<file path="design.v">
module life16(
    input clk,
    input load,
    input [255:0] data,
    output reg [255:0] q);
reg [3:0] sum;    
always @(posedge clk) begin
    if (load) begin q <= data; end
    else begin
        for (integer count = 0 ; count < 256 ; count++) begin
        if (count == 0) begin
            sum = q[1] + q[15] + q[16] + q[17] + q[31] + q[240] + q[241] +  q[255]; 
        end else if (count == 15) begin
            sum = q[14] + q[16] + q[0] + q[31] + q[240] + q[254] + q[30]  + q[255];
        end else if (count == 240) begin
            sum = q[0] + q[1] + q[15] + q[239] + q[241] + q[224] + q[225] + q[255];
        end else if (count == 255) begin
            sum = q[0] + q[14] +  q[15] + q[224] + q[238] + q[240] + q[239] + q[254];
        end else if (count > 0 && count < 15) begin
            sum = q[count -1] + q[count +1] + q[count +16] + q[count +15] + q[count +17] + q[count + 240] + q[count +239] + q[count +241];
        end else if (count % 16 == 0) begin 
            sum = q[count -1] + q[count +1] + q[count +15] + q[count +16] + q[count +17] + q[count -15] + q[count -16] + q[count +31];
        end else if (count % 16 == 15)  begin
            sum = q[count -1] + q[count +1] + q[count +15] + q[count -15]  + q[count +16] + q[count -16] + q[count -17]  + q[count -31];
        end else if (count > 240 && count < 255) begin
            sum = q[count -1] + q[count +1] + q[count - 15] + q[count - 16] + q[count - 17] + q[count - 240] + q[count - 241] + q[count - 239];
        end else begin
            sum = q[count -1] + q[count +1] + q[count -15] + q[count -16]  + q[count -17] + q[count +15] + q[count +16] + q[count +17];
        end
        if ((sum == 0 || sum == 1) || (sum >= 4)) begin
         	q[count] <= 0;
    	end else if (sum == 3) begin
         	q[count] <= 1;
    	end
    end
    end
end
endmodule
</file>
<file path="constraint.sdc">
create_clock -name core_clock -period 4.07 [get_ports {clk}]
set_input_delay 0.8140 -clock core_clock [delete_from_list [all_inputs] [get_ports {clk}]]
set_output_delay 0.8140 -clock core_clock [all_outputs]
set_load 0.01 [all_outputs]
</file>
<file path="run.sh">
#!/bin/bash
# the make line also repeats each setting of config.mk as NAME=value (left out here)
make -C /OpenROAD-flow-scripts/flow DESIGN_CONFIG=/design/flow/config.mk WORK_HOME=/design/flow/orfs CLKGATE_MAP_FILE= finish
</file>
<file path="config.mk">
export PLATFORM = sky130hd
export DESIGN_NAME = life16
export DESIGN_NICKNAME = life16
export VERILOG_FILES = /design/flow/design.v
export SDC_FILE = /design/flow/constraint.sdc
export NUM_CORES = 4
export LEC_CHECK = 0
export CAP_MARGIN = 40
export CORE_MARGIN = 2
export CORE_UTILIZATION = 72
export CTS_CLUSTER_DIAMETER = 45
export CTS_CLUSTER_SIZE = 36
export HOLD_SLACK_MARGIN = 0.13
export SETUP_SLACK_MARGIN = 0.24
export SLEW_MARGIN = 20
</file>
==> results of run 1 <==
[layer usage]
layer	GRT overflow	track usage
met1	0	0.7120
met2	3	0.9204
met3	2	0.5532
met4	11	0.7636
met5	0	0.2524
[repair_timing]
item	4_1_cts
pin swaps	131
resized	256
endpoints found under the setup margin	241
setup buffers	125
cloned	0
[per-stage QoR]
step	TNS, ns	area (um^2)	worst slack [ns]	util
after floorplan	0	56620	0.2373	-
after global placement	0	65600	0.1070	0.8454
after detailed placement	-0.003069	65600	-0.003069	0.8454
after CTS	0	70140	0.1115	0.9039
==> deck_impl_summary.md, run 1 <==
Key Metrics from the Run

Place
  – Post-DP HPWL: 131.4 mm
  – Gpl congestion: 0.9535
  – Placed cells: ~7600
  – Buffers on Ports: approximately 510

Clock network
  – CTS sink cnt: about 260
  – CTS Hold Buffers Added: 0
  – CTS Buf Count: 84
  – H-tree Lvls: 3
  – Max Buffers Root-to-Sink: 3
  – Clk root buf: clkbuf_16

Floorplan
  – Pre-Place Util: 0.7294
  – DIE HEIGHT: between 200 and 300 um
  – Chip Width: around 280 um
  – I/O Pins: between 500 and 600
  – Row cnt: 102
  – Chip area: about 80000 um^2
  – Core area: around 78000 um^2

Synth
  – Main synth FF type: edfxtp_1
  – Netlist cell types: 15
  – FF+latch count, synth: about 260
  – Ys async rst share: 0
  – Yosys adder share: 0.5316
  – Aoi share: 0.02290
  – Mux share: 0.04527
  – Top cells by count: inv_1, fa_1, ha_1
  – Yosys warnings: 1
  – Cells in synth_stat.txt: between 5000 and 6000
  – Cell with the most instances after synthesis: inv_1
  – Syn_area_per_cell: 9.953 um^2
  – Largest logic family: adder cells
  – Post-synthesis sequential area ratio: 0.1358
  – Syn Nets: ~7700
  – Area fraction in xor and xnor cells: 0
  – Yosys simple share: 0.1184
  – Synth top area cells: fa_1, ha_1, edfxtp_1
  – Post-synthesis cell type with the largest combined area: fa_1
  – Number of enable flip-flop cells: around 260
  – Post-synth area from yosys stat: about 57000 um^2
  – Area share, top type: 0.3618
  – Syn Inst Count: about 5700
  – Area of the mapped netlist: between 50000 and 60000 um^2

Run status
  – Status: did not finish
  – Error: [ERROR GRT-0232] Routing congestion too high. Check the congestion heatmap in the GUI.
  – Stopped at: global routing

Global routing
  – GR Util All Layers: 0.7308
  – GRT overflow: 16
==> inputs of run 2 (changes only) <==
- CAP_MARGIN: 40 -> 0
- CELL_PAD_IN_SITES_DETAIL_PLACEMENT: not set -> 1
- CORE_MARGIN: 2 -> 6
- CORE_UTILIZATION: 72 -> 26
- CTS_CLUSTER_DIAMETER: 45 -> 334
- CTS_CLUSTER_SIZE: 36 -> not set
- GPL_TIMING_DRIVEN: not set -> 0
- HOLD_SLACK_MARGIN: 0.13 -> 0.27
- MAX_ROUTING_LAYER: not set -> met5
- MIN_ROUTING_LAYER: not set -> met2
- SETUP_SLACK_MARGIN: 0.24 -> -0.07
- SLEW_MARGIN: 20 -> 15
- clock period: 4.07 -> 5.0 ns (I/O delays scaled with it)
==> run 2 against run 1 <==
The run now finishes clean. Synthesized cell count unchanged. Area after synthesis stayed put. Die area rose to 2.8 times the previous value.
==> deck_impl_summary.md, run 2 <==
Implementation Results

Synth
  – Area share, top type: 0.3618 (unchanged)
  – Yosys adder share: 0.5316 (unchanged)
  – Aoi share: 0.02290 (unchanged)
  – Ys async rst share: 0 (unchanged)
  – Mux share: 0.04527 (unchanged)
  – Number of enable flip-flop cells: 256 (unchanged)
  – Top cells by count: inv_1, fa_1, ha_1
  – Synth top area cells: fa_1, ha_1, edfxtp_1
  – Main synth FF type: edfxtp_1
  – Netlist cell types: 15 (unchanged)
  – Cell with the most instances after synthesis: inv_1
  – Largest logic family: adder cells
  – Yosys warnings: 1 (unchanged)
  – Area fraction in xor and xnor cells: 0 (unchanged)
  – Syn Nets: 7736 (unchanged)
  – Post-synthesis cell type with the largest combined area: fa_1
  – Syn Inst Count: 5687 (unchanged)
  – FF+latch count, synth: 256 (unchanged)
  – Post-synth area from yosys stat: 56600 um^2 (unchanged)
  – Cells in synth_stat.txt: 5687 (unchanged)
  – Post-synthesis sequential area ratio: 0.1358 (unchanged)
  – Area of the mapped netlist: 56600 um^2 (unchanged)
  – Syn_area_per_cell: 9.953 um^2 (unchanged)
  – Yosys simple share: 0.1184 (unchanged)

Global routing
  – GRT overflow: 0
  – First-pass GRT wire length: 320.8 mm
  – GR Util All Layers: 0.2839
  – Vias in the first global route: around 70000
  – Initial antenna violation count: 1
  – Largest net degree at the start of global routing: 11

Floorplan
  – Core area: 215500 um^2 (+180%)
  – I/O Pins: 514 (unchanged)
  – Chip Width: 478.6 um (+68%)
  – DIE HEIGHT: 478.6 um (+68%)
  – Row cnt: 170 (+67%)
  – Pre-Place Util: 0.2627 (-0.4668)
  – Chip area: 229000 um^2 (+180%)

Drt
  – # DRC: 0
  – Total number of vias: ~59000
  – Routed WL: around 220 mm
  – Iteration tally of the first detailed-router pass: 13
  – Avg WL per Cell: around 24 um
  – Initial drt markers: roughly 12000
  – Vias per cell: about 6.4
  – Antenna Nets Post-Route: 0

Final layout
  – Nets: about 8300
  – Sequential cell area: about 7700 um^2
  – Area grow syn2layout: 17.80%
  – Comb area: 40650 um^2
  – Filler Cells Inserted: between 20000 and 25000

Critical path
  – Worst Reg-to-Reg Cells: 11
  – Crit path cell chain: inv_1 > fa_1 > fa_1 > fa_1 > inv_1 > ha_1 > inv_1 > fa_1 > nor4b_1 > a21oi_1 > or3_1
  – Worst path slowest cell: inv_1
  – Worst EP required: between 5 and 6 ns
  – CP startpoint: q[173]
  – Flop-to-flop setup slack: 0.18 ns
  – CP delay by family, top: adder cells
  – Worst Path Buf+Inv: 3
  – CP endpoint: q[174]
  – Crit path arrival time: 5.24 ns
  – Crit path depth: 11
  – Reg-to-reg endpoint: q[174]
  – Worst Path Max Fanout: 7
  – Startpoint types: flop
  – Most used cell, CP: fa_1
  – R2r startpoint: q[173]
  – Worst Setup Path Type: flop to flop
  – CP max stage delay: about 0.64 ns
  – CP Capture Type: flop

Hold path
  – Worst Hold Class: flop to flop
  – Worst Min Path Start: q[17]
  – Worst Hold Endpoint: q[2]
  – Hold path depth: 2

Final timing
  – Final setup margin: between 0.15 and 0.2 ns
  – Actual slew at the worst max-slew pin: 1.030 ns
  – Final Hold Vio Count: 0
  – Final setup fails: 0
  – RSZ-0062 raised after global routing: false
  – Fin crit share: 0.9634
  – Fin Clk Skew: 0.01545 ns
  – Final Max Tran Viols: 0
  – Crit path time final: between 4 and 5 ns
  – Setup TNS: 0 ns
  – Rel. slew slack: 0.3129
  – Max frequency: between 200 and 250 MHz

Place
  – Gpl congestion: 0.9261 (-2.9%)
  – Pre-CTS WS: 0.3912 ns (+0.3942 ns)
  – Post-DP HPWL: 184.4 mm (+40%)
  – Buffers on Ports: 512 (-0.19%)

Clock network
  – Clk latency of the worst-skew pair: approximately 0.67 ns
  – CTS tree: yes
  – # Post-CTS Setup Buffers: 0 (-100%)
  – CTS sink cnt: 256 (unchanged)
  – Max Buffers Root-to-Sink: 3 (unchanged)
  – Clock transition at path regs: 0.06 ns
  – H-tree Lvls: 2 (-1)
  – CTS Hold Buffers Added: 0 (unchanged)
  – PostCTS Resize Cnt: 0 (-100%)
  – Clk root buf: clkbuf_16
  – CTS Buf Count: 43 (-49%)

Job
  – Max-Cap Viols: 0
  – Tool warnings: 26

Run status
  – Status: no timing/DRC/antenna violations
-- run 2: per-layer routing --
layer,part of all wire,track usage,up-vias
met5,0.017,0.1418,-
met4,0.092,0.05527,106
met3,0.41,0.3879,2170
met2,0.48,0.3297,16750
met1,0,-,21120
li1,-,-,18710
-- run 2: final cells by class --
cell class / count / share of cell area
Multi-Input combinational cell: 3327 / 0.6097
Tap cell: 2838 / 0.05326
Sequential cell: 256 / 0.1153
Buffer: 57 / 0.008670
Timing Repair Buffer: 512 / 0.07687
Clock inverter: 17 / 0.002571
Inverter: 2047 / 0.1152
Antenna cell: 20 / 0.0007507
Clock buffer: 58 / 0.01762
-- run 2: per-stage QoR --
| stage | instances | utilization | hold slack, ns | instance area [um^2] |
|---|---|---|---|---|
| 2_1_floorplan | 5687 | - | 0.7485 | 56600 |
| 3_3_place_gp | 9037 | 0.3030 | 0.7137 | 65280 |
| 3_5_place_dp | 9037 | 0.3030 | 0.7258 | 65280 |
| 4_1_cts | 9112 | 0.3092 | 0.7393 | 66620 |
| 5_1_grt | 9112 | 0.3092 | 0.7731 | 66620 |
| 6_report | 9132 | 0.3094 | 0.7488 | 66670 |
==> inputs of run 3 (changes only) <==
- CAP_MARGIN: 0 -> 20
- CELL_PAD_IN_SITES_DETAIL_PLACEMENT: 1 -> not set
- CORE_MARGIN: 6 -> 2
- CORE_UTILIZATION: 26 -> 70
- CTS_CLUSTER_DIAMETER: 334 -> not set
- CTS_CLUSTER_SIZE: not set -> 53
- GPL_TIMING_DRIVEN: 0 -> not set
- HOLD_SLACK_MARGIN: 0.27 -> not set
- MAX_ROUTING_LAYER: met5 -> not set
- MIN_ROUTING_LAYER: met2 -> not set
- PLACE_DENSITY_LB_ADDON: not set -> 0.0
- SETUP_SLACK_MARGIN: -0.07 -> 0.83
- SLEW_MARGIN: 15 -> 20
- clock period: 5.0 -> 2.8 ns (I/O delays scaled with it)
==> run 3 against run 2 <==
Die area fell by 64%. Area after synthesis did not move. The flow now stops in global routing. Synthesized cell count did not move.
==> deck_impl_summary.md, run 3 <==
Key Metrics from the Run

Floorplan
  – Row cnt: 104 (-39%)
  – DIE HEIGHT: 288.4 um (-40%)
  – Chip area: 83150 um^2 (-64%)
  – Pre-Place Util: 0.7050 (+0.4423)
  – Chip Width: 288.4 um (-40%)
  – I/O Pins: 514 (unchanged)
  – Core area: 80290 um^2 (-63%)

Clock network
  – CTS sink cnt: 256 (unchanged)
  – CTS Buf Count: 40 (-7.0%)
  – CTS Hold Buffers Added: 0 (unchanged)
  – H-tree Lvls: 2 (unchanged)
  – Clk root buf: clkbuf_16
  – Max Buffers Root-to-Sink: 3 (unchanged)

Synth
  – Area share, top type: 0.3618 (unchanged)
  – Main synth FF type: edfxtp_1
  – Post-synth area from yosys stat: 56600 um^2 (unchanged)
  – Syn_area_per_cell: 9.953 um^2 (unchanged)
  – Ys async rst share: 0 (unchanged)
  – Netlist cell types: 15 (unchanged)
  – Top cells by count: inv_1, fa_1, ha_1
  – Number of enable flip-flop cells: 256 (unchanged)
  – Syn Nets: 7736 (unchanged)
  – Largest logic family: adder cells
  – Cells in synth_stat.txt: 5687 (unchanged)
  – Area of the mapped netlist: 56600 um^2 (unchanged)
  – Post-synthesis cell type with the largest combined area: fa_1
  – Yosys warnings: 1 (unchanged)
  – Aoi share: 0.02290 (unchanged)
  – FF+latch count, synth: 256 (unchanged)
  – Cell with the most instances after synthesis: inv_1
  – Synth top area cells: fa_1, ha_1, edfxtp_1
  – Area fraction in xor and xnor cells: 0 (unchanged)
  – Yosys simple share: 0.1184 (unchanged)
  – Yosys adder share: 0.5316 (unchanged)
  – Post-synthesis sequential area ratio: 0.1358 (unchanged)
  – Syn Inst Count: 5687 (unchanged)
  – Mux share: 0.04527 (unchanged)

Run status
  – Status: did not finish
  – Stopped at: global routing
  – Error: [ERROR GRT-0116] Global routing finished with congestion. Check the congestion regions in the DRC Viewer.

Place
  – Gpl congestion: 0.9955 (+7.5%)
  – Post-DP HPWL: 156.1 mm (-15%)
  – Buffers on Ports: 513 (+0.20%)

Global routing
  – GR Util All Layers: 0.7687
  – GRT overflow: just under 200
[run 3: what timing repair did]
item	in CTS
hold endpoints to repair	0
endpoints found under the setup margin	768
resized	233
pin swaps	179
buffers inserted	178
[run 3: per-stage QoR]
stage	std cells	worst slack, ns	instance area [um^2]
floorplan	5687	-1.011	58850
global placement	8315	-0.9880	73500
detailed placement	8315	-1.225	73500
CTS	8559	-1.203	76990
[run 3: per-layer routing]
layer	overflow	track usage
met5	0	0.2324
met4	112	0.8452
met3	7	0.5977
met2	75	0.9561
met1	0	0.7358
==> inputs of run 4 (changes only) <==
- CAP_MARGIN: 20 -> 15
- CELL_PAD_IN_SITES_GLOBAL_PLACEMENT: not set -> 0
- CORE_UTILIZATION: 70 -> 72
- CTS_CLUSTER_DIAMETER: not set -> 360
- CTS_CLUSTER_SIZE: 53 -> 34
- GPL_TIMING_DRIVEN: not set -> 1
- HOLD_SLACK_MARGIN: not set -> 0.3
- PLACE_DENSITY: not set -> 0.65
- PLACE_DENSITY_LB_ADDON: 0.0 -> not set
- SETUP_SLACK_MARGIN: 0.83 -> -0.25
- SLEW_MARGIN: 20 -> 10
- clock period: 2.8 -> 3.65 ns (I/O delays scaled with it)
==> run 4 against run 3 <==
The run again fails in global routing. Area after synthesis unchanged. Die area decreased by 2.7%. Synthesized cell count is the same.
==> deck_impl_summary.md, run 4 <==
Key Metrics from the Run

Synth
  – Top cells by count: inv_1, fa_1, ha_1
  – Cells in synth_stat.txt: 5687 (unchanged)
  – Largest logic family: adder cells
  – Area fraction in xor and xnor cells: 0 (unchanged)
  – Area share, top type: 0.3618 (unchanged)
  – Syn_area_per_cell: 9.953 um^2 (unchanged)
  – Syn Inst Count: 5687 (unchanged)
  – Yosys warnings: 1 (unchanged)
  – Aoi share: 0.02290 (unchanged)
  – Syn Nets: 7736 (unchanged)
  – Post-synth area from yosys stat: 56600 um^2 (unchanged)
  – FF+latch count, synth: 256 (unchanged)
  – Number of enable flip-flop cells: 256 (unchanged)
  – Post-synthesis sequential area ratio: 0.1358 (unchanged)
  – Yosys adder share: 0.5316 (unchanged)
  – Synth top area cells: fa_1, ha_1, edfxtp_1
  – Mux share: 0.04527 (unchanged)
  – Ys async rst share: 0 (unchanged)
  – Netlist cell types: 15 (unchanged)
  – Yosys simple share: 0.1184 (unchanged)
  – Area of the mapped netlist: 56600 um^2 (unchanged)
  – Post-synthesis cell type with the largest combined area: fa_1
  – Main synth FF type: edfxtp_1
  – Cell with the most instances after synthesis: inv_1

Clock network
  – Max Buffers Root-to-Sink: 3 (unchanged)
  – CTS Buf Count: 11 (-73%)
  – H-tree Lvls: 1 (-1)
  – CTS sink cnt: 256 (unchanged)
  – Clk root buf: clkbuf_16

Run status
  – Status: did not finish
  – Stopped at: global routing

Place
  – Buffers on Ports: 513 (unchanged)
  – Post-DP HPWL: 145.7 mm (-6.7%)
  – Pre-CTS WS: -0.5342 ns (+0.6910 ns)
  – Gpl congestion: 0.9549 (-4.1%)
  – DP Area: 70190 um^2 (-4.5%)

Floorplan
  – Row cnt: 102 (-1.9%)
  – DIE HEIGHT: 284.4 um (-1.4%)
  – Pre-Place Util: 0.7294 (+0.02446)
  – Chip area: 80870 um^2 (-2.7%)
  – Chip Width: 284.4 um (-1.4%)
  – Core area: 77590 um^2 (-3.4%)
  – I/O Pins: 514 (unchanged)
## run 4: timing repair
| action | 4_1_cts |
|---|---|
| gates resized | 116 |
| pin swaps | 9 |
| endpoints found under the setup margin | 87 |
| buffers inserted | 14 |
| hold buffers | 0 |
## run 4: per-stage QoR
step                      std cells    util  hold WS, ns  TNS, ns
after floorplan                5687       -       0.7485   -37.16
after global placement         8097  0.9046       0.7641   -16.83
after detailed placement       8097  0.9046       0.7833   -58.46
after CTS                      8123  0.9146       0.7299   -62.22
==> inputs of run 5 (changes only) <==
- CAP_MARGIN: 15 -> 20
- CELL_PAD_IN_SITES_GLOBAL_PLACEMENT: 0 -> not set
- CTS_CLUSTER_DIAMETER: 360 -> 304
- CTS_CLUSTER_SIZE: 34 -> 100
- GPL_TIMING_DRIVEN: 1 -> not set
- HOLD_SLACK_MARGIN: 0.3 -> not set
- PLACE_DENSITY: 0.65 -> not set
- SETUP_SLACK_MARGIN: -0.25 -> not set
- SLEW_MARGIN: 10 -> 20
- TNS_END_PERCENT: not set -> 10
- clock period: 3.65 -> 2.25 ns (I/O delays scaled with it)
==> run 5 against run 4 <==
The run again fails in global routing. Area after synthesis unchanged. Synthesized cell count unchanged. Die area unchanged.
==> deck_impl_summary.md, run 5 <==
Key Metrics from the Run

Clock network
  – Max Buffers Root-to-Sink: 3 (unchanged)
  – Clk root buf: clkbuf_16
  – CTS Buf Count: 7 (-4)
  – H-tree Lvls: 1 (unchanged)
  – CTS Hold Buffers Added: 0 (unchanged)
  – CTS sink cnt: 256 (unchanged)

Synth
  – Yosys simple share: 0.1184 (unchanged)
  – Post-synthesis sequential area ratio: 0.1358 (unchanged)
  – Cells in synth_stat.txt: 5687 (unchanged)
  – Area of the mapped netlist: 56600 um^2 (unchanged)
  – Yosys warnings: 1 (unchanged)
  – Area fraction in xor and xnor cells: 0 (unchanged)
  – Main synth FF type: edfxtp_1
  – Syn Nets: 7736 (unchanged)
  – Syn_area_per_cell: 9.953 um^2 (unchanged)
  – Netlist cell types: 15 (unchanged)
  – Number of enable flip-flop cells: 256 (unchanged)
  – Post-synth area from yosys stat: 56600 um^2 (unchanged)
  – Largest logic family: adder cells
  – Aoi share: 0.02290 (unchanged)
  – Post-synthesis cell type with the largest combined area: fa_1
  – Ys async rst share: 0 (unchanged)
  – FF+latch count, synth: 256 (unchanged)
  – Cell with the most instances after synthesis: inv_1
  – Area share, top type: 0.3618 (unchanged)
  – Mux share: 0.04527 (unchanged)
  – Top cells by count: inv_1, fa_1, ha_1
  – Yosys adder share: 0.5316 (unchanged)
  – Syn Inst Count: 5687 (unchanged)
  – Synth top area cells: fa_1, ha_1, edfxtp_1

Place
  – Gpl congestion: 0.9814 (+2.8%)
  – Post-DP HPWL: 171.5 mm (+18%)
  – Buffers on Ports: 513 (unchanged)

Run status
  – Status: did not finish
  – Stopped at: global routing
  – Error: [ERROR GRT-0116] Global routing finished with congestion. Check the congestion regions in the DRC Viewer.

Floorplan
  – DIE HEIGHT: 284.4 um (unchanged)
  – Row cnt: 102 (unchanged)
  – Chip area: 80870 um^2 (unchanged)
  – I/O Pins: 514 (unchanged)
  – Pre-Place Util: 0.7294 (unchanged)
  – Core area: 77590 um^2 (unchanged)
  – Chip Width: 284.4 um (unchanged)

Global routing
  – GRT overflow: 859
  – GR Util All Layers: 0.8878
## run 5: what timing repair did
| item | 4_1_cts |
|---|---|
| resized | 315 |
| setup buffers | 90 |
| pin swaps | 118 |
| setup endpoints to repair | 636 |
| endpoints found under the hold margin | 0 |
## run 5: routing by layer
| metal | track usage | overflow |
|---|---|---|
| met1 | 0.8516 | 18 |
| met2 | 1.005 | 463 |
| met3 | 0.7983 | 49 |
| met4 | 0.9439 | 323 |
| met5 | 0.5429 | 6 |
## run 5: metrics by stage
step	setup slack, ns	TNS [ns]	std cells	cell area (um^2)
after CTS	-2.278	-843.62	8508	74890
after detailed placement	-1.929	-811.79	8413	73020
after floorplan	-1.561	-705.66	5687	57110
after global placement	-1.596	-708.44	8413	73020
==> inputs of run 6 (changes only) <==
- ABC_AREA: not set -> 1
- CAP_MARGIN: 20 -> 10
- CTS_CLUSTER_DIAMETER: 304 -> 393
- SETUP_SLACK_MARGIN: not set -> 0.21
- TNS_END_PERCENT: 10 -> not set
- clock period: 2.25 -> 2.52 ns (I/O delays scaled with it)
==> run 6 against run 5 <==
Area after synthesis increased by 3.7%. The flow again stops in global routing. Die area is 3.6% higher. Synthesized cell count rose by 27%.
==> deck_impl_summary.md, run 6 <==
Key Metrics from the Run

Synth
  – Main synth FF type: edfxtp_1
  – Yosys warnings: 1 (unchanged)
  – Area fraction in xor and xnor cells: 0 (unchanged)
  – Top cells by count: inv_1, nand2_1, fa_1, ha_1, nor2_1
  – Area of the mapped netlist: 58680 um^2 (+3.7%)
  – Syn_area_per_cell: 8.142 um^2 (-18%)
  – Ys async rst share: 0 (unchanged)
  – Post-synthesis sequential area ratio: 0.1310 (-0.004805)
  – Netlist cell types: 12 (-3)
  – Post-synth area from yosys stat: 58680 um^2 (+3.7%)
  – Synth top area cells: fa_1, ha_1, inv_1
  – Cells in synth_stat.txt: 7207 (+27%)
  – Syn Inst Count: 7207 (+27%)
  – Yosys adder share: 0.5128 (-0.01881)
  – Cell with the most instances after synthesis: inv_1
  – Post-synthesis cell type with the largest combined area: fa_1
  – Largest logic family: adder cells
  – Yosys simple share: 0.1863 (+0.06784)
  – Area share, top type: 0.3490 (-0.01280)
  – Mux share: 0 (-0.04527)
  – Number of enable flip-flop cells: 256 (unchanged)
  – Syn Nets: 9256 (+20%)
  – FF+latch count, synth: 256 (unchanged)
  – Aoi share: 0 (-0.02290)

Place
  – Post-DP HPWL: 149.3 mm (-13%)
  – DP Area: 72070 um^2 (-1.3%)
  – Buffers on Ports: 513 (unchanged)
  – Gpl congestion: 0.9899 (+0.87%)

Clock network
  – CTS sink cnt: 256 (unchanged)
  – Clk root buf: clkbuf_16
  – CTS Buf Count: 6 (-1)
  – Max Buffers Root-to-Sink: 3 (unchanged)
  – CTS Hold Buffers Added: 0 (unchanged)
  – H-tree Lvls: 1 (unchanged)

Floorplan
  – Chip area: 83790 um^2 (+3.6%)
  – Chip Width: 289.5 um (+1.8%)
  – Pre-Place Util: 0.7285 (-0.0009705)
  – I/O Pins: 514 (unchanged)
  – Core area: 80550 um^2 (+3.8%)
  – Row cnt: 104 (+2.0%)
  – DIE HEIGHT: 289.5 um (+1.8%)

Run status
  – Stopped at: global routing
  – Status: did not finish
  – Error: [ERROR GRT-0232] Routing congestion too high. Check the congestion heatmap in the GUI.

Global routing
  – GR Util All Layers: 0.6575
  – GRT overflow: around 55
==> run 6: metal layers <==
layer / overflow / track usage
met5: 1 / 0.07727
met4: 23 / 0.6881
met3: 0 / 0.4020
met2: 30 / 0.8915
met1: 1 / 0.6631
==> run 6: stage by stage <==
stage	setup slack (ns)	utilization	instances	setup TNS, ns
3_5_place_dp	-1.034	0.8948	9573	-399.22
2_1_floorplan	-0.8700	-	7207	-362.92
4_1_cts	-1.056	0.9166	9719	-414.47
3_3_place_gp	-0.8783	0.8948	9573	-352.92
==> run 6: timing repair <==
action,CTS
setup buffers,138
resized,228
endpoints found under the setup margin,733
pin swaps,153
endpoints found under the hold margin,0
gates cloned,0
==> inputs of run 7 (changes only) <==
- CAP_MARGIN: 10 -> 20
- CELL_PAD_IN_SITES_DETAIL_PLACEMENT: not set -> 1
- CELL_PAD_IN_SITES_GLOBAL_PLACEMENT: not set -> 1
- CORE_ASPECT_RATIO: not set -> 1.71
- CORE_MARGIN: 2 -> 7
- CORE_UTILIZATION: 72 -> 26
- CTS_CLUSTER_DIAMETER: 393 -> 334
- CTS_CLUSTER_SIZE: 100 -> not set
- GPL_TIMING_DRIVEN: not set -> 0
- HOLD_SLACK_MARGIN: not set -> 0.27
- MAX_ROUTING_LAYER: not set -> met4
- MIN_ROUTING_LAYER: not set -> met1
- SETUP_SLACK_MARGIN: 0.21 -> 0.35
- SLEW_MARGIN: 20 -> 15
- clock period: 2.52 -> 5.0 ns (I/O delays scaled with it)
==> run 7 against run 6 <==
Now clean on timing, DRC and antenna. Area after synthesis stayed put. Synthesized cell count stayed put. Die area rose to 2.9 times the previous value.
==> deck_impl_summary.md, run 7 <==
Implementation Results

Final timing
  – Fin Clk Skew: approximately 0.047 ns
  – Actual slew at the worst max-slew pin: between 1 and 1.5 ns
  – Final setup margin: around 0.76 ns
  – Final setup fails: 0
  – RSZ-0062 raised after global routing: false
  – Final Hold Vio Count: 0
  – Max frequency: around 240 MHz
  – Setup TNS: 0 ns
  – Final hold slack: between 0.7 and 0.8 ns
  – Final Max Tran Viols: 0
  – Crit path time final: about 4.2 ns
  – Rel. slew slack: 0.2948
  – Fin crit share: 0.8477

Synth
  – FF+latch count, synth: 256 (unchanged)
  – Syn Inst Count: 7207 (unchanged)
  – Main synth FF type: edfxtp_1
  – Yosys simple share: 0.1863 (unchanged)
  – Cell with the most instances after synthesis: inv_1
  – Area share, top type: 0.3490 (unchanged)
  – Ys async rst share: 0 (unchanged)
  – Yosys adder share: 0.5128 (unchanged)
  – Cells in synth_stat.txt: 7207 (unchanged)
  – Post-synth area from yosys stat: 58680 um^2 (unchanged)
  – Yosys warnings: 1 (unchanged)
  – Number of enable flip-flop cells: 256 (unchanged)
  – Syn Nets: 9256 (unchanged)
  – Area fraction in xor and xnor cells: 0 (unchanged)
  – Netlist cell types: 12 (unchanged)
  – Synth top area cells: fa_1, ha_1, inv_1
  – Top cells by count: inv_1, nand2_1, fa_1, ha_1, nor2_1
  – Area of the mapped netlist: 58680 um^2 (unchanged)
  – Mux share: 0 (unchanged)
  – Syn_area_per_cell: 8.142 um^2 (unchanged)
  – Post-synthesis cell type with the largest combined area: fa_1
  – Post-synthesis sequential area ratio: 0.1310 (unchanged)
  – Aoi share: 0 (unchanged)
  – Largest logic family: adder cells

Final layout
  – Comb area: around 41000 um^2
  – Sequential cell area: ~7700 um^2
  – Filler Cells Inserted: 27010
  – Nets: 9814
  – Area grow syn2layout: 17.37%
  – Final Cell Area: roughly 69000 um^2

Hold path
  – Worst Hold Endpoint: q[145]
  – Hold path depth: 2
  – Worst Min Path Start: q[130]
  – Worst Hold Class: flop to flop

Drt
  – Antenna Nets Post-Route: 0
  – Avg WL per Cell: 20.47 um
  – Initial drt markers: 1537
  – Routed WL: approximately 220 mm
  – Total number of vias: approximately 47000
  – Vias per cell: 4.338
  – # DRC: 0
  – Iteration tally of the first detailed-router pass: 5

Floorplan
  – Pre-Place Util: 0.2622 (-0.4663)
  – Row cnt: 227 (+120%)
  – DIE HEIGHT: 635.2 um (+120%)
  – Chip Width: 377.3 um (+30%)
  – Core area: 223800 um^2 (+180%)
  – Chip area: 239700 um^2 (+190%)
  – I/O Pins: 514 (unchanged)

Critical path
  – CP delay by family, top: adder cells
  – Worst Path Max Fanout: 7
  – CP startpoint: q[92]
  – Startpoint types: flop
  – Crit path arrival time: between 4 and 5 ns
  – CP endpoint: q[108]
  – Worst Reg-to-Reg Cells: 12
  – R2r startpoint: q[92]
  – CP max stage delay: slightly above 0.8 ns
  – Worst EP required: around 5.4 ns
  – Worst path slowest cell: inv_1
  – Crit path cell chain: inv_1 > fa_1 > fa_1 > fa_1 > inv_1 > ha_1 > inv_1 > fa_1 > nor2_1 > nand2_1 > inv_1 > nand3b_1
  – Flop-to-flop setup slack: 0.76 ns
  – Worst Setup Path Type: flop to flop
  – Crit path depth: 12
  – Worst Path Buf+Inv: 4
  – Reg-to-reg endpoint: q[108]
  – CP Capture Type: flop

Global routing
  – Met3 Use GR: 0.01816
  – First-pass GRT wire length: about 330 mm
  – Largest net degree at the start of global routing: 13
  – Initial antenna violation count: 8
  – Vias in the first global route: ~54000
  – GRT overflow: 0
  – GRT met1 Usage: 0.2068
  – GR Util All Layers: 0.1889
  – Met2 Track Usage GR: 0.3398
  – Gr busiest metal: met2

Clock network
  – CTS sink cnt: 256 (unchanged)
  – H-tree Lvls: 2 (+1)
  – CTS Hold Buffers Added: 0 (unchanged)
  – Clk root buf: clkbuf_16
  – Clock transition at path regs: roughly 0.06 ns
  – Clk latency of the worst-skew pair: slightly below 0.7 ns
  – CTS Buf Count: 44 (+38)
  – # Post-CTS Setup Buffers: 0 (-100%)
  – Max Buffers Root-to-Sink: 3 (unchanged)
  – CTS tree: yes
  – PostCTS Resize Cnt: 0 (-100%)

Job
  – Tool warnings: 26
  – Max-Cap Viols: 0

Place
  – DP Area: 67530 um^2 (-6.3%)
  – Pre-CTS WS: 0.7232 ns (+1.757 ns)
  – Gpl congestion: 0.8595 (-13%)
  – Buffers on Ports: 512 (-0.19%)
  – Post-DP HPWL: 191.8 mm (+28%)

Run status
  – Status: no timing/DRC/antenna violations
[run 7: area by class of cell]
type                       instances  share of cell area
multi-input combinational       4359              0.5956
timing repair buffer             512             0.07441
tap                             2977             0.05408
sequential                       256              0.1116
clock inverter                    20            0.002434
buffer                            57            0.006595
clock buffer                      60             0.01686
antenna                            6           0.0002180
inverter                        2535              0.1382
[run 7: per-stage QoR]
stage | instances | utilization
after floorplan | 7207 | -
after global placement | 10700 | 0.3017
after detailed placement | 10700 | 0.3017
after CTS | 10780 | 0.3076
after global routing | 10780 | 0.3077
final | 10780 | 0.3077
[run 7: routing by layer]
| metal | share of wire | vias up |
|---|---|---|
| met1 | 0.39 | 23680 |
| li1 | - | 21770 |
| met4 | 0.064 | 0 |
| met3 | 0.029 | 415 |
| met2 | 0.52 | 904 |
| met5 | 0 | - |
==> inputs of run 8 (changes only) <==
- ABC_AREA: 1 -> not set
- CELL_PAD_IN_SITES_DETAIL_PLACEMENT: 1 -> not set
- CELL_PAD_IN_SITES_GLOBAL_PLACEMENT: 1 -> not set
- CORE_ASPECT_RATIO: 1.71 -> not set
- CORE_MARGIN: 7 -> 2
- CORE_UTILIZATION: 26 -> 72
- CTS_CLUSTER_DIAMETER: 334 -> 273
- CTS_CLUSTER_SIZE: not set -> 36
- GPL_TIMING_DRIVEN: 0 -> not set
- HOLD_SLACK_MARGIN: 0.27 -> not set
- MAX_ROUTING_LAYER: met4 -> not set
- MIN_ROUTING_LAYER: met1 -> not set
- PLACE_DENSITY_LB_ADDON: not set -> 0.01
- SETUP_SLACK_MARGIN: 0.35 -> 1.19
- SLEW_MARGIN: 15 -> 20
- clock period: 5.0 -> 4.07 ns (I/O delays scaled with it)
==> run 8 against run 7 <==
The run now fails in global routing. Area after synthesis decreased by 3.5%. Die area decreased by 66%. Synthesized cell count decreased by 21%.
==> deck_impl_summary.md, run 8 <==
Key Metrics from the Run

Synth
  – Synth top area cells: fa_1, ha_1, edfxtp_1
  – Yosys warnings: 1 (unchanged)
  – Post-synthesis sequential area ratio: 0.1358 (+0.004805)
  – Yosys adder share: 0.5316 (+0.01881)
  – Ys async rst share: 0 (unchanged)
  – Syn Inst Count: 5687 (-21%)
  – Mux share: 0.04527 (+0.04527)
  – Cell with the most instances after synthesis: inv_1
  – Post-synthesis cell type with the largest combined area: fa_1
  – Syn Nets: 7736 (-16%)
  – Area fraction in xor and xnor cells: 0 (unchanged)
  – Syn_area_per_cell: 9.953 um^2 (+22%)
  – Largest logic family: adder cells
  – Number of enable flip-flop cells: 256 (unchanged)
  – Post-synth area from yosys stat: 56600 um^2 (-3.5%)
  – Aoi share: 0.02290 (+0.02290)
  – Top cells by count: inv_1, fa_1, ha_1
  – Main synth FF type: edfxtp_1
  – FF+latch count, synth: 256 (unchanged)
  – Netlist cell types: 15 (+3)
  – Yosys simple share: 0.1184 (-0.06784)
  – Area share, top type: 0.3618 (+0.01280)
  – Area of the mapped netlist: 56600 um^2 (-3.5%)
  – Cells in synth_stat.txt: 5687 (-21%)

Floorplan
  – Core area: 77590 um^2 (-65%)
  – Chip Width: 284.4 um (-25%)
  – DIE HEIGHT: 284.4 um (-55%)
  – I/O Pins: 514 (unchanged)
  – Chip area: 80870 um^2 (-66%)
  – Pre-Place Util: 0.7294 (+0.4673)
  – Row cnt: 102 (-55%)

Run status
  – Error: [ERROR GRT-0232] Routing congestion too high. Check the congestion heatmap in the GUI.
  – Status: did not finish
  – Stopped at: global routing

Place
  – DP Area: 66250 um^2 (-1.9%)
  – Post-DP HPWL: 131.7 mm (-31%)
  – Buffers on Ports: 513 (+0.20%)
  – Gpl congestion: 0.9524 (+11%)
  – Placed cells: 7359 (-31%)

Clock network
  – CTS Buf Count: 11 (-75%)
  – CTS sink cnt: 256 (unchanged)
  – H-tree Lvls: 1 (-1)
  – Max Buffers Root-to-Sink: 3 (unchanged)
  – Clk root buf: clkbuf_16

Global routing
  – GR Util All Layers: 0.7545
  – GRT overflow: 23
==> run 8: metrics by stage <==
| step | utilization | hold slack [ns] | setup slack, ns |
|---|---|---|---|
| CTS | 0.9208 | 0.8441 | 0.1114 |
| detailed placement | 0.8538 | 0.7813 | 0.04093 |
| global placement | 0.8538 | 0.7757 | 0.2050 |
| floorplan | - | 0.7485 | 0.2592 |
==> run 8: what timing repair did <==
action / in CTS
hold buffers: 0
endpoints found under the setup margin: 512
pin swaps: 370
buffers inserted: 558
gates cloned: 0
resized: 256
endpoints found under the hold margin: 0
==> run 8: metal layers <==
| layer | GRT overflow | global-route usage |
|---|---|---|
| met1 | 0 | 0.7354 |
| met2 | 6 | 0.9383 |
| met3 | 2 | 0.5823 |
| met4 | 15 | 0.8086 |
| met5 | 0 | 0.1970 |
==> inputs of run 9 (changes only) <==
- CORE_UTILIZATION: 72 -> 70
- CTS_CLUSTER_DIAMETER: 273 -> 28
- PLACE_DENSITY_LB_ADDON: 0.01 -> not set
- SETUP_SLACK_MARGIN: 1.19 -> 0.33
- clock period: 4.07 -> 3.78 ns (I/O delays scaled with it)
==> run 9 against run 8 <==
The flow again stops in global routing. Area after synthesis did not move. Die area up 2.8%. Synthesized cell count unchanged.
==> deck_impl_summary.md, run 9 <==
Key Metrics from the Run

Clock network
  – H-tree Lvls: 3 (+2)
  – Max Buffers Root-to-Sink: 3 (unchanged)
  – CTS Buf Count: 119 (+108)
  – CTS sink cnt: 256 (unchanged)
  – Clk root buf: clkbuf_16

Synth
  – Netlist cell types: 15 (unchanged)
  – Main synth FF type: edfxtp_1
  – Cells in synth_stat.txt: 5687 (unchanged)
  – Syn Inst Count: 5687 (unchanged)
  – Ys async rst share: 0 (unchanged)
  – Yosys warnings: 1 (unchanged)
  – Yosys simple share: 0.1184 (unchanged)
  – Area of the mapped netlist: 56600 um^2 (unchanged)
  – Mux share: 0.04527 (unchanged)
  – FF+latch count, synth: 256 (unchanged)
  – Post-synthesis sequential area ratio: 0.1358 (unchanged)
  – Syn_area_per_cell: 9.953 um^2 (unchanged)
  – Area fraction in xor and xnor cells: 0 (unchanged)
  – Number of enable flip-flop cells: 256 (unchanged)
  – Post-synthesis cell type with the largest combined area: fa_1
  – Yosys adder share: 0.5316 (unchanged)
  – Top cells by count: inv_1, fa_1, ha_1
  – Post-synth area from yosys stat: 56600 um^2 (unchanged)
  – Synth top area cells: fa_1, ha_1, edfxtp_1
  – Area share, top type: 0.3618 (unchanged)
  – Syn Nets: 7736 (unchanged)
  – Largest logic family: adder cells
  – Cell with the most instances after synthesis: inv_1
  – Aoi share: 0.02290 (unchanged)

Floorplan
  – Chip Width: 288.4 um (+1.4%)
  – Core area: 80290 um^2 (+3.5%)
  – Row cnt: 104 (+2.0%)
  – I/O Pins: 514 (unchanged)
  – Pre-Place Util: 0.7050 (-0.02446)
  – DIE HEIGHT: 288.4 um (+1.4%)
  – Chip area: 83150 um^2 (+2.8%)

Run status
  – Stopped at: global routing
  – Error: [ERROR GRT-0232] Routing congestion too high. Check the congestion heatmap in the GUI.
  – Status: did not finish

Global routing
  – GRT overflow: about 120
  – GR Util All Layers: 0.7370

Place
  – Buffers on Ports: 513 (unchanged)
  – Post-DP HPWL: 134.4 mm (+2.1%)
  – Gpl congestion: 1.002 (+5.2%)
-- run 9: what timing repair did --
item / in CTS
buffers inserted: 229
hold buffers: 0
pin swaps: 236
setup endpoints to repair: 437
resized: 190
-- run 9: stage by stage --
stage / std cells / setup slack, ns / setup TNS (ns) / area (um^2) / hold slack (ns)
4_1_cts: 8091 / -0.1614 / -4.125 / 73880 / 0.6436
3_5_place_dp: 7646 / -0.2381 / -4.643 / 68040 / 0.7786
3_3_place_gp: 7646 / -0.01233 / -0.04426 / 68040 / 0.7906
2_1_floorplan: 5687 / -0.03130 / -0.4075 / 58670 / 0.7485
-- run 9: layer usage --
metal | track usage | GRT overflow
met1 | 0.7258 | 0
met2 | 0.9396 | 60
met3 | 0.5455 | 2
met4 | 0.7801 | 56
met5 | 0.1244 | 0
==> inputs of run 10 (changes only) <==
- CAP_MARGIN: 20 -> 5
- CELL_PAD_IN_SITES_GLOBAL_PLACEMENT: not set -> 0
- CORE_UTILIZATION: 70 -> 72
- CTS_CLUSTER_DIAMETER: 28 -> 219
- CTS_CLUSTER_SIZE: 36 -> 81
- GPL_TIMING_DRIVEN: not set -> 1
- PLACE_DENSITY: not set -> 0.66
- SETUP_SLACK_MARGIN: 0.33 -> 0.45
- SLEW_MARGIN: 20 -> 0
- clock period: 3.78 -> 1.73 ns (I/O delays scaled with it)
==> run 10 against run 9 <==
The run fails in clock tree synthesis. Die area down 2.7%. Synthesized cell count is the same. Area after synthesis unchanged.
==> deck_impl_summary.md, run 10 <==
Key Metrics from the Run

Floorplan
  – Chip Width: 284.4 um (-1.4%)
  – Pre-Place Util: 0.7294 (+0.02446)
  – Core area: 77590 um^2 (-3.4%)
  – I/O Pins: 514 (unchanged)
  – Chip area: 80870 um^2 (-2.7%)
  – Row cnt: 102 (-1.9%)
  – DIE HEIGHT: 284.4 um (-1.4%)

Synth
  – Largest logic family: adder cells
  – Netlist cell types: 15 (unchanged)
  – Mux share: 0.04527 (unchanged)
  – FF+latch count, synth: 256 (unchanged)
  – Post-synth area from yosys stat: 56600 um^2 (unchanged)
  – Syn Nets: 7736 (unchanged)
  – Syn Inst Count: 5687 (unchanged)
  – Yosys adder share: 0.5316 (unchanged)
  – Synth top area cells: fa_1, ha_1, edfxtp_1
  – Syn_area_per_cell: 9.953 um^2 (unchanged)
  – Number of enable flip-flop cells: 256 (unchanged)
  – Post-synthesis sequential area ratio: 0.1358 (unchanged)
  – Aoi share: 0.02290 (unchanged)
  – Yosys warnings: 1 (unchanged)
  – Yosys simple share: 0.1184 (unchanged)
  – Post-synthesis cell type with the largest combined area: fa_1
  – Area of the mapped netlist: 56600 um^2 (unchanged)
  – Area share, top type: 0.3618 (unchanged)
  – Cell with the most instances after synthesis: inv_1
  – Main synth FF type: edfxtp_1
  – Top cells by count: inv_1, fa_1, ha_1
  – Ys async rst share: 0 (unchanged)
  – Cells in synth_stat.txt: 5687 (unchanged)
  – Area fraction in xor and xnor cells: 0 (unchanged)

Place
  – Buffers on Ports: 513 (unchanged)
  – Gpl congestion: 1.021 (+2.0%)
  – Placed cells: 8383 (+9.6%)
  – Post-DP HPWL: 182.3 mm (+36%)
  – DP Area: 74110 um^2 (+8.9%)

Run status
  – Status: did not finish
  – Stopped at: clock tree synthesis
  – Error: [ERROR DPL-0038] Utilization greater than 100%, impossible to legalize
## run 10: per-stage QoR
step | setup WS, ns | utilization
after global placement | -2.052 | 0.9550
after floorplan | -2.081 | -
after detailed placement | -2.510 | 0.9550
==> inputs of run 11 (changes only) <==
- CAP_MARGIN: 5 -> 25
- CELL_PAD_IN_SITES_DETAIL_PLACEMENT: not set -> 1
- CELL_PAD_IN_SITES_GLOBAL_PLACEMENT: 0 -> 2
- CORE_ASPECT_RATIO: not set -> 1.7
- CORE_UTILIZATION: 72 -> 27
- CTS_CLUSTER_DIAMETER: 219 -> not set
- CTS_CLUSTER_SIZE: 81 -> 87
- GPL_ROUTABILITY_DRIVEN: not set -> 0
- HOLD_SLACK_MARGIN: not set -> 0.15
- MAX_ROUTING_LAYER: not set -> met4
- PLACE_DENSITY: 0.66 -> not set
- PLACE_DENSITY_LB_ADDON: not set -> 0.3
- SETUP_SLACK_MARGIN: 0.45 -> not set
- TNS_END_PERCENT: not set -> 85
- clock period: 1.73 -> 6.25 ns (I/O delays scaled with it)
==> run 11 against run 10 <==
The run now finishes clean. Area after synthesis stayed put. Die area went up to 2.6 times the previous value. Synthesized cell count stayed put.
==> deck_impl_summary.md, run 11 <==
Implementation Results

Run status
  – Status: no timing/DRC/antenna violations

Synth
  – FF+latch count, synth: 256 (unchanged)
  – Synth top area cells: fa_1, ha_1, edfxtp_1
  – Area fraction in xor and xnor cells: 0 (unchanged)
  – Ys async rst share: 0 (unchanged)
  – Syn_area_per_cell: 9.953 um^2 (unchanged)
  – Post-synthesis cell type with the largest combined area: fa_1
  – Largest logic family: adder cells
  – Netlist cell types: 15 (unchanged)
  – Cell with the most instances after synthesis: inv_1
  – Cells in synth_stat.txt: 5687 (unchanged)
  – Syn Nets: 7736 (unchanged)
  – Main synth FF type: edfxtp_1
  – Yosys warnings: 1 (unchanged)
  – Syn Inst Count: 5687 (unchanged)
  – Area of the mapped netlist: 56600 um^2 (unchanged)
  – Mux share: 0.04527 (unchanged)
  – Aoi share: 0.02290 (unchanged)
  – Number of enable flip-flop cells: 256 (unchanged)
  – Post-synth area from yosys stat: 56600 um^2 (unchanged)
  – Yosys simple share: 0.1184 (unchanged)
  – Area share, top type: 0.3618 (unchanged)
  – Post-synthesis sequential area ratio: 0.1358 (unchanged)
  – Yosys adder share: 0.5316 (unchanged)
  – Top cells by count: inv_1, fa_1, ha_1

Floorplan
  – Pre-Place Util: 0.2711 (-0.4584)
  – I/O Pins: 514 (unchanged)
  – Chip Width: 355.2 um (+25%)
  – DIE HEIGHT: 601.0 um (+110%)
  – Chip area: 213400 um^2 (+160%)
  – Core area: 208800 um^2 (+170%)
  – Row cnt: 219 (+110%)

Final layout
  – Area grow syn2layout: 16.77%
  – Nets: approximately 8300

Clock network
  – Clk latency of the worst-skew pair: 0.65 ns
  – CTS tree: yes
  – CTS Buf Count: about 43
  – CTS sink cnt: between 200 and 300
  – PostCTS Resize Cnt: 0
  – H-tree Lvls: 2
  – # Post-CTS Setup Buffers: 0
  – Clock transition at path regs: roughly 0.070 ns
  – Max Buffers Root-to-Sink: 3
  – CTS Hold Buffers Added: 0
  – Clk root buf: clkbuf_16

Final timing
  – RSZ-0062 raised after global routing: false
  – Rel. slew slack: 0.3664
  – Fin Clk Skew: approximately 0.018 ns
  – Setup TNS: 0 ns
  – Final setup fails: 0
  – Final Max Tran Viols: 0
  – Final Hold Vio Count: 0
  – Final setup margin: 1.609 ns
  – Fin crit share: 0.7426
  – Crit path time final: 4.641 ns
  – Actual slew at the worst max-slew pin: between 0.9 and 1 ns
  – Max frequency: between 200 and 250 MHz

Global routing
  – First-pass GRT wire length: between 200 and 300 mm
  – GR Util All Layers: 0.1929
  – GRT overflow: 0
  – Vias in the first global route: between 40000 and 50000
  – Initial antenna violation count: 11
  – Largest net degree at the start of global routing: 106

Critical path
  – Startpoint types: flop
  – Crit path depth: 11
  – Worst Path Max Fanout: 6
  – CP startpoint: q[224]
  – Most used cell, CP: fa_1
  – Worst Setup Path Type: flop to flop
  – Crit path arrival time: 5.05 ns
  – Worst EP required: approximately 6.7 ns
  – Flop-to-flop setup slack: 1.61 ns
  – R2r startpoint: q[224]
  – Reg-to-reg endpoint: q[225]
  – CP delay by family, top: adder cells
  – CP endpoint: q[225]
  – CP max stage delay: ~0.66 ns
  – Worst Path Buf+Inv: 3
  – Worst path slowest cell: inv_1
  – CP Capture Type: flop
  – Worst Reg-to-Reg Cells: 11
  – Crit path cell chain: inv_1 > fa_1 > fa_1 > fa_1 > inv_1 > ha_1 > inv_1 > fa_1 > nor4b_1 > a21oi_1 > or3_1

Hold path
  – Worst Hold Endpoint: q[153]
  – Worst Hold Class: flop to flop
  – Hold path depth: 2
  – Worst Min Path Start: q[138]

Drt
  – Routed WL: 196.3 mm
  – Vias per cell: about 4.6
  – Initial drt markers: about 1400
  – # DRC: 0
  – Total number of vias: a little over 40000
  – Antenna Nets Post-Route: 0
  – Avg WL per Cell: ~22 um
  – Iteration tally of the first detailed-router pass: 5

Job
  – Max-Cap Viols: 0
  – Tool warnings: 28

Place
  – Post-DP HPWL: 168.6 mm (-7.5%)
  – Pre-CTS WS: 1.583 ns (+4.092 ns)
  – Buffers on Ports: 513 (unchanged)
run 11: metrics by stage:
stage | cells | hold slack, ns | cell area [um^2] | utilization
after CTS | 8996 | 0.7340 | 66080 | 0.3165
after detailed placement | 8926 | 0.7260 | 64830 | 0.3105
after global routing | 9001 | 0.7715 | 66090 | 0.3165
after global placement | 8926 | 0.7230 | 64830 | 0.3105
after floorplan | 5687 | 0.7485 | 56600 | -
final | 9001 | 0.7353 | 66090 | 0.3165
run 11: layout make-up:
class	instances	area, um^2
timing repair buffer	534	5348
clock inverter	16	93.84
inverter	2047	7684
clock buffer	54	1160
multi-input combinational	3327	40650
antenna	5	12.51
tap	2762	3456
fill	23770	142700
sequential	256	7687
run 11: routing by layer:
| metal | part of all wire | up-vias | routed length [um] | GRT usage |
|---|---|---|---|---|
| li1 | - | 18660 | - | - |
| met1 | 0.40 | 21430 | 77890 | 0.2157 |
| met2 | 0.53 | 735 | 103300 | 0.3487 |
| met3 | 0.033 | 299 | 6471 | 0.02256 |
| met4 | 0.044 | 0 | 8656 | 0.07258 |
| met5 | 0 | - | 0 | - |
==> inputs of run 12 (changes only) <==
- ABC_AREA: not set -> 1
- CAP_MARGIN: 25 -> 35
- CELL_PAD_IN_SITES_DETAIL_PLACEMENT: 1 -> not set
- CELL_PAD_IN_SITES_GLOBAL_PLACEMENT: 2 -> 0
- CORE_ASPECT_RATIO: 1.7 -> 0.91
- CORE_UTILIZATION: 27 -> 72
- CTS_CLUSTER_SIZE: 87 -> 81
- GPL_ROUTABILITY_DRIVEN: 0 -> not set
- HOLD_SLACK_MARGIN: 0.15 -> not set
- MAX_ROUTING_LAYER: met4 -> not set
- PLACE_DENSITY: not set -> 0.64
- PLACE_DENSITY_LB_ADDON: 0.3 -> not set
- SETUP_SLACK_MARGIN: not set -> -0.11
- TNS_END_PERCENT: 85 -> not set
- clock period: 6.25 -> 1.33 ns (I/O delays scaled with it)
==> run 12 against run 11 <==
The flow now stops in global routing. Die area fell by 61%. Synthesized cell count rose by 27%. Area after synthesis rose by 3.7%.
==> deck_impl_summary.md, run 12 <==
Key Metrics from the Run

Run status
  – Status: did not finish
  – Stopped at: global routing
  – Error: [ERROR GRT-0232] Routing congestion too high. Check the congestion heatmap in the GUI.

Place
  – Gpl congestion: about 1.0
  – Placed cells: 9641 (+8.0%)
  – Buffers on Ports: 513 (unchanged)
  – Post-DP HPWL: 156.6 mm (-7.1%)
  – DP Area: 72810 um^2 (+12%)

Synth
  – Number of enable flip-flop cells: 256 (unchanged)
  – Main synth FF type: edfxtp_1
  – Post-synthesis sequential area ratio: 0.1310 (-0.004805)
  – Post-synth area from yosys stat: 58680 um^2 (+3.7%)
  – Post-synthesis cell type with the largest combined area: fa_1
  – Area share, top type: 0.3490 (-0.01280)
  – Yosys adder share: 0.5128 (-0.01881)
  – Top cells by count: inv_1, nand2_1, fa_1, ha_1, nor2_1
  – Ys async rst share: 0 (unchanged)
  – FF+latch count, synth: 256 (unchanged)
  – Largest logic family: adder cells
  – Area of the mapped netlist: 58680 um^2 (+3.7%)
  – Yosys warnings: 1 (unchanged)
  – Yosys simple share: 0.1863 (+0.06784)
  – Syn Nets: 9256 (+20%)
  – Aoi share: 0 (-0.02290)
  – Synth top area cells: fa_1, ha_1, inv_1
  – Cells in synth_stat.txt: 7207 (+27%)
  – Syn Inst Count: 7207 (+27%)
  – Cell with the most instances after synthesis: inv_1
  – Netlist cell types: 12 (-3)
  – Mux share: 0 (-0.04527)
  – Area fraction in xor and xnor cells: 0 (unchanged)
  – Syn_area_per_cell: 8.142 um^2 (-18%)

Global routing
  – GRT overflow: roughly 2300
  – GR Util All Layers: 0.9283

Clock network
  – Clk root buf: clkbuf_16
  – H-tree Lvls: 2 (unchanged)
  – CTS Buf Count: 41 (-4.7%)
  – Max Buffers Root-to-Sink: 3 (unchanged)
  – CTS Hold Buffers Added: 0 (unchanged)
  – CTS sink cnt: 256 (unchanged)

Floorplan
  – Pre-Place Util: 0.7299 (+0.4588)
  – Core area: 80390 um^2 (-61%)
  – Row cnt: 99 (-55%)
  – DIE HEIGHT: 276.3 um (-54%)
  – I/O Pins: 514 (unchanged)
  – Chip area: 83800 um^2 (-61%)
  – Chip Width: 303.3 um (-15%)
## run 12: through the flow
step | TNS [ns] | hold slack (ns) | setup slack (ns)
after floorplan | -972.09 | 0.4516 | -2.060
after global placement | -962.74 | 0.7055 | -2.071
after detailed placement | -1016.06 | 0.7209 | -2.227
after CTS | -1200.55 | 0.09281 | -2.208
## run 12: what timing repair did
item / in CTS
pin swaps: 124
endpoints found under the hold margin: 0
resized: 213
setup buffers: 134
setup endpoints to repair: 768
## run 12: layer usage
metal / global-route usage / GRT overflow
met1: 0.8677 / 53
met2: 1.063 / 1399
met3: 0.8286 / 115
met4: 1.016 / 676
met5: 0.5807 / 8
==> inputs of run 13 (changes only) <==
- ABC_AREA: 1 -> not set
- CAP_MARGIN: 35 -> 20
- CELL_PAD_IN_SITES_GLOBAL_PLACEMENT: 0 -> not set
- CORE_ASPECT_RATIO: 0.91 -> not set
- CTS_CLUSTER_SIZE: 81 -> 10
- GPL_TIMING_DRIVEN: 1 -> not set
- PLACE_DENSITY: 0.64 -> not set
- PLACE_DENSITY_LB_ADDON: not set -> 0.0
- SETUP_SLACK_MARGIN: -0.11 -> 0.73
- SLEW_MARGIN: 0 -> 20
- clock period: 1.33 -> 4.23 ns (I/O delays scaled with it)
==> run 13 against run 12 <==
The flow again stops in global routing. Synthesized cell count shrank 21%. Area after synthesis shrank 3.5%. Die area shrank 3.5%.
==> deck_impl_summary.md, run 13 <==
Key Metrics from the Run

Synth
  – Mux share: 0.04527 (+0.04527)
  – Post-synth area from yosys stat: 56600 um^2 (-3.5%)
  – Area of the mapped netlist: 56600 um^2 (-3.5%)
  – Aoi share: 0.02290 (+0.02290)
  – Area fraction in xor and xnor cells: 0 (unchanged)
  – Top cells by count: inv_1, fa_1, ha_1
  – Area share, top type: 0.3618 (+0.01280)
  – Cell with the most instances after synthesis: inv_1
  – Syn_area_per_cell: 9.953 um^2 (+22%)
  – Netlist cell types: 15 (+3)
  – Yosys simple share: 0.1184 (-0.06784)
  – Yosys warnings: 1 (unchanged)
  – FF+latch count, synth: 256 (unchanged)
  – Post-synthesis sequential area ratio: 0.1358 (+0.004805)
  – Syn Inst Count: 5687 (-21%)
  – Yosys adder share: 0.5316 (+0.01881)
  – Cells in synth_stat.txt: 5687 (-21%)
  – Largest logic family: adder cells
  – Number of enable flip-flop cells: 256 (unchanged)
  – Ys async rst share: 0 (unchanged)
  – Synth top area cells: fa_1, ha_1, edfxtp_1
  – Main synth FF type: edfxtp_1
  – Syn Nets: 7736 (-16%)
  – Post-synthesis cell type with the largest combined area: fa_1

Clock network
  – H-tree Lvls: 2 (unchanged)
  – Max Buffers Root-to-Sink: 3 (unchanged)
  – Clk root buf: clkbuf_16
  – CTS Buf Count: 40 (-2.4%)
  – CTS sink cnt: 256 (unchanged)
  – CTS Hold Buffers Added: 0 (unchanged)

Floorplan
  – I/O Pins: 514 (unchanged)
  – Chip area: 80870 um^2 (-3.5%)
  – Pre-Place Util: 0.7294 (about the same)
  – Chip Width: 284.4 um (-6.2%)
  – DIE HEIGHT: 284.4 um (+2.9%)
  – Core area: 77590 um^2 (-3.5%)
  – Row cnt: 102 (+3.0%)

Place
  – Post-DP HPWL: 129.5 mm (-17%)
  – Placed cells: 7277 (-25%)
  – Buffers on Ports: 513 (unchanged)
  – Gpl congestion: 0.9438 (-5.4%)

Run status
  – Status: did not finish
  – Error: [ERROR GRT-0232] Routing congestion too high. Check the congestion heatmap in the GUI.
  – Stopped at: global routing

Global routing
  – GR Util All Layers: 0.7515
  – GRT overflow: 36
[run 13: layer usage]
metal / overflow / track usage
met1: 0 / 0.7326
met2: 10 / 0.9361
met3: 9 / 0.5867
met4: 17 / 0.7808
met5: 0 / 0.2440
[run 13: per-stage QoR]
stage	setup WS, ns	util	hold slack [ns]	cell area (um^2)
after CTS	0.2682	0.9218	0.7942	71530
after detailed placement	0.1688	0.8418	0.7403	65320
after global placement	0.2912	0.8418	0.7200	65320
after floorplan	0.4187	-	0.7485	58680
[run 13: timing repair]
action | CTS
pin swaps | 354
cloned | 0
endpoints found under the setup margin | 496
buffers inserted | 584
gates resized | 191
==> inputs of run 14 (changes only) <==
- CORE_UTILIZATION: 72 -> 58
- CTS_CLUSTER_SIZE: 10 -> not set
- PLACE_DENSITY_LB_ADDON: 0.0 -> not set
- SETUP_SLACK_MARGIN: 0.73 -> not set
- clock period: 4.23 -> 3.46 ns (I/O delays scaled with it)
==> run 14 against run 13 <==
Area after synthesis stayed put. Die area increased by 24%. Synthesized cell count did not move. Now fails the layout checks on negative setup slack.
==> deck_impl_summary.md, run 14 <==
Implementation Results

Synth
  – Area share, top type: 0.3618 (unchanged)
  – Syn_area_per_cell: 9.953 um^2 (unchanged)
  – Top cells by count: inv_1, fa_1, ha_1
  – Cell with the most instances after synthesis: inv_1
  – Largest logic family: adder cells
  – Mux share: 0.04527 (unchanged)
  – Ys async rst share: 0 (unchanged)
  – Area fraction in xor and xnor cells: 0 (unchanged)
  – Synth top area cells: fa_1, ha_1, edfxtp_1
  – Aoi share: 0.02290 (unchanged)
  – Post-synth area from yosys stat: 56600 um^2 (unchanged)
  – Post-synthesis sequential area ratio: 0.1358 (unchanged)
  – Area of the mapped netlist: 56600 um^2 (unchanged)
  – Cells in synth_stat.txt: 5687 (unchanged)
  – Syn Inst Count: 5687 (unchanged)
  – Syn Nets: 7736 (unchanged)
  – Post-synthesis cell type with the largest combined area: fa_1
  – Number of enable flip-flop cells: 256 (unchanged)
  – Yosys adder share: 0.5316 (unchanged)
  – Yosys warnings: 1 (unchanged)
  – Yosys simple share: 0.1184 (unchanged)
  – FF+latch count, synth: 256 (unchanged)
  – Netlist cell types: 15 (unchanged)
  – Main synth FF type: edfxtp_1

Final timing
  – Final setup fails: 489
  – Rel. slew slack: 0.5875
  – RSZ-0062 raised after global routing: true
  – Final hold slack: between 0.5 and 0.6 ns
  – Actual slew at the worst max-slew pin: just over 0.6 ns
  – Fin crit share: 1.140
  – Final Max Tran Viols: 0
  – Final setup margin: -0.4839 ns
  – Final Hold Vio Count: 0
  – Crit path time final: between 3 and 4 ns
  – Fin Clk Skew: 0.03480 ns
  – Max frequency: 253.6 MHz

Hold path
  – Worst Hold Class: input pin to flop
  – Worst Hold Endpoint: q[77]
  – Hold path depth: 2
  – Worst Min Path Start: load

Place
  – DP Area: 71230 um^2 (+9.1%)
  – Gpl congestion: 0.9404 (-0.36%)
  – Placed cells: 8219 (+13%)
  – Post-DP HPWL: 137.7 mm (+6.3%)
  – Buffers on Ports: 513 (unchanged)

Critical path
  – Crit path cell chain: clkinvlp_4 > buf_6 > fa_1 > fa_1 > fa_1 > inv_1 > ha_2 > inv_2 > fa_1 > nor4b_2 > a21oi_1 > or3_1
  – Worst path slowest cell: fa_1
  – R2r startpoint: q[129]
  – Worst Reg-to-Reg Cells: 12
  – CP delay by family, top: adder cells
  – CP startpoint: q[129]
  – Most used cell, CP: fa_1
  – Crit path depth: 12
  – Worst Path Buf+Inv: 4
  – CP Capture Type: flop
  – CP endpoint: q[128]
  – Worst Setup Path Type: flop to flop
  – Startpoint types: flop
  – Worst Path Max Fanout: 6
  – CP max stage delay: a little over 0.5 ns
  – Worst EP required: ~3.8 ns
  – Flop-to-flop setup slack: -0.48 ns
  – Reg-to-reg endpoint: q[128]
  – Crit path arrival time: roughly 4.3 ns

Floorplan
  – Chip Width: 316.4 um (+11%)
  – DIE HEIGHT: 316.4 um (+11%)
  – Core area: 96710 um^2 (+25%)
  – Pre-Place Util: 0.5853 (-0.1442)
  – Chip area: 100100 um^2 (+24%)
  – I/O Pins: 514 (unchanged)
  – Row cnt: 114 (+12%)

Global routing
  – GRT overflow: 0
  – GR Util All Layers: 0.3285
  – Largest net degree at the start of global routing: between 90 and 100
  – Vias in the first global route: 47890
  – Initial antenna violation count: 0
  – Gr busiest metal: met2
  – Met2 Track Usage GR: 0.5527
  – First-pass GRT wire length: ~250 mm
  – GRT met1 Usage: 0.4186
  – Met3 Use GR: 0.04153

Drt
  – Routed WL: about 170 mm
  – Initial drt markers: 2468
  – Total number of vias: 45950
  – Iteration tally of the first detailed-router pass: 6
  – Avg WL per Cell: 19.28 um
  – Vias per cell: roughly 5.3
  – Antenna Nets Post-Route: 0
  – Number of antenna diodes: 0
  – # DRC: 0

Job
  – Max-Cap Viols: 0
  – Tool warnings: 31

Clock network
  – Clk root buf: clkbuf_16
  – CTS sink cnt: 256 (unchanged)
  – CTS Buf Count: 41 (+2.5%)
  – Max Buffers Root-to-Sink: 3 (unchanged)
  – CTS tree: yes
  – Clk latency of the worst-skew pair: about 0.63 ns
  – Clock transition at path regs: roughly 0.060 ns
  – CTS Hold Buffers Added: 0 (unchanged)
  – H-tree Lvls: 2 (unchanged)

Run status
  – Violated checks: negative setup slack
  – Status: failed layout checks

Final layout
  – Nets: ~9400
  – Final Cell Area: a little under 80000 um^2
  – Non-filler cells, final: 8695
  – Area grow syn2layout: 36.77%
  – Post-Route Utilization: 0.8005
-- run 14: routing by layer --
layer  part of all wire  wire, um  vias to the layer above
li1                   -         -                    21120
met1               0.39     65690                    23020
met2               0.49     82400                     1371
met3              0.056      9452                      444
met4              0.060     10070                        0
met5                  0         0                        -
-- run 14: layout make-up --
type,count,area (um^2)
multi-input combinational,3327,43750
fill,6381,19300
timing repair buffer,1716,14820
inverter,2047,8367
sequential,256,7687
tap,1276,1597
clock buffer,63,1151
clock inverter,10,45.04
-- run 14: per-stage QoR --
| stage | setup TNS (ns) | worst slack [ns] |
|---|---|---|
| finish | -95.69 | -0.4839 |
| global route | -162.93 | -0.6132 |
| CTS | -95.49 | -0.4125 |
| detailed placement | -92.52 | -0.4506 |
| global placement | -61.26 | -0.3317 |
| floorplan | -51.83 | -0.3508 |
-- run 14: timing repair --
| item | 4_1_cts | 5_1_grt |
|---|---|---|
| pin swaps | 121 | 344 |
| buffers inserted | 67 | 445 |
| hold endpoints to repair | 0 | 0 |
| gates resized | 81 | 667 |
| cloned | 0 | 0 |
| endpoints found under the setup margin | 499 | 512 |
